==> inputs of run a <==
==> flow/design.v <==
module Cfu (
    input               cmd_valid,
    output              cmd_ready,
    input      [9:0]    cmd_payload_function_id,
    input      [31:0]   cmd_payload_inputs_0,
    input      [31:0]   cmd_payload_inputs_1,
    output reg          rsp_valid,
    input               rsp_ready,
    output reg [31:0]   rsp_payload_outputs_0,
    input               reset,
    input               clk
);
    wire signed [15:0] prod_0, prod_1, prod_2, prod_3;
    assign prod_0 = ($signed(cmd_payload_inputs_0[7:0])) * $signed(cmd_payload_inputs_1[7:0]);
    assign prod_1 = ($signed(cmd_payload_inputs_0[15:8])) * $signed(cmd_payload_inputs_1[15:8]);
    assign prod_2 = ($signed(cmd_payload_inputs_0[23:16])) * $signed(cmd_payload_inputs_1[23:16]);
    assign prod_3 = ($signed(cmd_payload_inputs_0[31:24])) * $signed(cmd_payload_inputs_1[31:24]);
    wire signed [31:0] sum_prods;
    assign sum_prods = prod_0 + prod_1 + prod_2 + prod_3;
    assign cmd_ready = ~rsp_valid;   
    always @(posedge clk) begin
        if (reset) begin
            rsp_payload_outputs_0 <= 32'b0;
            rsp_valid <= 1'b0;
        end else if (rsp_valid) begin
                rsp_valid <= ~rsp_ready;
            end else if (cmd_valid) begin
                    rsp_valid <= 1'b1;
                    rsp_payload_outputs_0 <= |cmd_payload_function_id[9:3]
                        ? 32'b0
                        : rsp_payload_outputs_0 + sum_prods;
                end
            end
endmodule
==> flow/run.sh <==
#!/bin/bash
# the make line also repeats each setting of config.mk as NAME=value (left out here)
make -C /OpenROAD-flow-scripts/flow DESIGN_CONFIG=/design/flow/config.mk WORK_HOME=/design/flow/orfs CLKGATE_MAP_FILE= finish
==> flow/config.mk <==
export PLATFORM = sky130hd
export DESIGN_NAME = Cfu
export DESIGN_NICKNAME = Cfu
export VERILOG_FILES = /design/flow/design.v
export SDC_FILE = /design/flow/constraint.sdc
export NUM_CORES = 4
export LEC_CHECK = 0
export CAP_MARGIN = 20
export CORE_MARGIN = 2
export CORE_UTILIZATION = 66
export CTS_CLUSTER_DIAMETER = 27
export SLEW_MARGIN = 20
==> flow/constraint.sdc <==
create_clock -name core_clock -period 9.86 [get_ports {clk}]
set_input_delay 1.9720 -clock core_clock [delete_from_list [all_inputs] [get_ports {clk}]]
set_output_delay 1.9720 -clock core_clock [all_outputs]
set_load 0.01 [all_outputs]
==> run b: changes against run a <==
--- a/flow/config.mk
+++ b/flow/config.mk
@@ -9,4 +9,3 @@
 export CORE_MARGIN = 2
-export CORE_UTILIZATION = 66
-export CTS_CLUSTER_DIAMETER = 27
+export CORE_UTILIZATION = 59
 export SLEW_MARGIN = 20
==> flow/constraint.sdc (replaced) <==
create_clock -name core_clock -period 9.78 [get_ports {clk}]
set_input_delay 1.9560 -clock core_clock [delete_from_list [all_inputs] [get_ports {clk}]]
set_output_delay 1.9560 -clock core_clock [all_outputs]
set_load 0.01 [all_outputs]
==> run c: changes against run a <==
--- a/flow/config.mk
+++ b/flow/config.mk
@@ -9,4 +9,5 @@
 export CORE_MARGIN = 2
-export CORE_UTILIZATION = 66
-export CTS_CLUSTER_DIAMETER = 27
+export CORE_UTILIZATION = 71
+export CTS_CLUSTER_SIZE = 68
+export PLACE_DENSITY_LB_ADDON = 0.24
 export SLEW_MARGIN = 20
==> flow/constraint.sdc (replaced) <==
create_clock -name core_clock -period 9.92 [get_ports {clk}]
set_input_delay 1.9840 -clock core_clock [delete_from_list [all_inputs] [get_ports {clk}]]
set_output_delay 1.9840 -clock core_clock [all_outputs]
set_load 0.01 [all_outputs]
==> run d: changes against run a <==
--- a/flow/config.mk
+++ b/flow/config.mk
@@ -9,4 +9,6 @@
 export CORE_MARGIN = 2
-export CORE_UTILIZATION = 66
+export CORE_UTILIZATION = 72
 export CTS_CLUSTER_DIAMETER = 27
+export CTS_CLUSTER_SIZE = 24
+export PLACE_DENSITY_LB_ADDON = 0.19
 export SLEW_MARGIN = 20
==> comparison table <==
	run a	run c	run b	run d
CP most frequent cell	sky130_fd_sc_hd__fa_1	-	sky130_fd_sc_hd__fa_2	sky130_fd_sc_hd__fa_1
Final Hold Viols	0	-	0	0
Wire length on met1	14800 microns	-	14700 microns	16700 microns
Placed wire-length estimate	28600 microns	32600 microns	28100 microns	32700 microns
Number of cell instances on the worst register-to-register path	13	-	12	12
Worst reg2reg setup slack	6.70 ns	-	6.71 ns	6.53 ns
Register cell area after layout	661 sq um	-	661 sq um	661 sq um
Nature of the critical path endpoint	register	-	register	register
Fraction of area in registers	3.71%	-	3.65%	3.78%
Worst Hold Endpoint	rsp_payload_outputs_0[7]	-	rsp_payload_outputs_0[5]	rsp_payload_outputs_0[26]
Count of antenna diodes in the layout	0	-	1	6
Result of the run	failed layout checks	did not finish	failed layout checks	failed layout checks
Stage where the flow stopped	-	global routing	-	-
Reasons for failing layout checks	negative setup slack	-	negative setup slack	negative setup slack
First drt pass iteration count	5	-	5	17
DRC marker count from the first detailed-route iteration	689	-	430	2363
Highest metal used	met4	-	met4	met5
Setup slack after layout	-0.432 ns	-	-0.223 ns	-1.53 ns
Critical Path AT	10.49 ns	-	10.18 ns	11.59 ns

========
==> 06-09 <==
// Cfu: RTL as listed in full above, without the edits since
==> flow/config.mk <==
export PLATFORM = sky130hd
export DESIGN_NAME = Cfu
export DESIGN_NICKNAME = Cfu
export VERILOG_FILES = /design/flow/design.v
export SDC_FILE = /design/flow/constraint.sdc
export NUM_CORES = 4
export LEC_CHECK = 0
export CAP_MARGIN = 20
export CELL_PAD_IN_SITES_DETAIL_PLACEMENT = 0
export CORE_MARGIN = 2
export CORE_UTILIZATION = 22
export CTS_CLUSTER_SIZE = 98
export GPL_TIMING_DRIVEN = 1
export HOLD_SLACK_MARGIN = 0.23
export MAX_ROUTING_LAYER = met4
export MIN_ROUTING_LAYER = met1
export SLEW_MARGIN = 30
==> flow/constraint.sdc <==
create_clock -name core_clock -period 12.0 [get_ports {clk}]
set_input_delay 2.4000 -clock core_clock [delete_from_list [all_inputs] [get_ports {clk}]]
set_output_delay 2.4000 -clock core_clock [all_outputs]
set_load 0.01 [all_outputs]
run.sh (not shown) runs the stock make flow with config.mk's settings and CLKGATE_MAP_FILE=.
==> inputs of 02-19, as changes to 06-09 <==
CELL_PAD_IN_SITES_DETAIL_PLACEMENT = default   (was 0)
CORE_UTILIZATION = 38   (was 22)
CTS_CLUSTER_DIAMETER = 292   (was default)
CTS_CLUSTER_SIZE = 99   (was 98)
GPL_TIMING_DRIVEN = default   (was 1)
HOLD_SLACK_MARGIN = default   (was 0.23)
MAX_ROUTING_LAYER = default   (was met4)
MIN_ROUTING_LAYER = default   (was met1)
PLACE_DENSITY = 0.56   (was default)
SLEW_MARGIN = 20   (was 30)
==> Table 3: Implementation characteristics <==
Table: implementation figures

Parameter                              Value

Drt
  Total wirelength of the detailed-routed design .................. ~31 mm
  Via count .................. between 9,000 and 10,000

Global routing
  Antenna violations before repair .................. 0

Final timing
  Final critical-path share of the clock period .................. about 96%

Worst setup path
  Setup slack of the worst register-to-register path .................. ~8.8 ns
  CP Capture Point .................. rsp_payload_outputs_0[30]

Run status
  Outcome .................. complete, no violations
-- figures above: 02-19

==> Table 3: Implementation characteristics <==
Table: implementation figures

Parameter                              Value

Run status
  Outcome .................. complete, no violations

Global routing
  Antenna violations before repair .................. 12

Synth
  Post-Syn Area .................. between 10,000 and 15,000 um^2

Worst setup path
  CP Capture Point .................. rsp_payload_outputs_0[31]
  Setup slack of the worst register-to-register path .................. just under 9 ns

Final timing
  Final critical-path share of the clock period .................. 94.9%

Drt
  Via count .................. about 10,000
-- figures above: 06-09

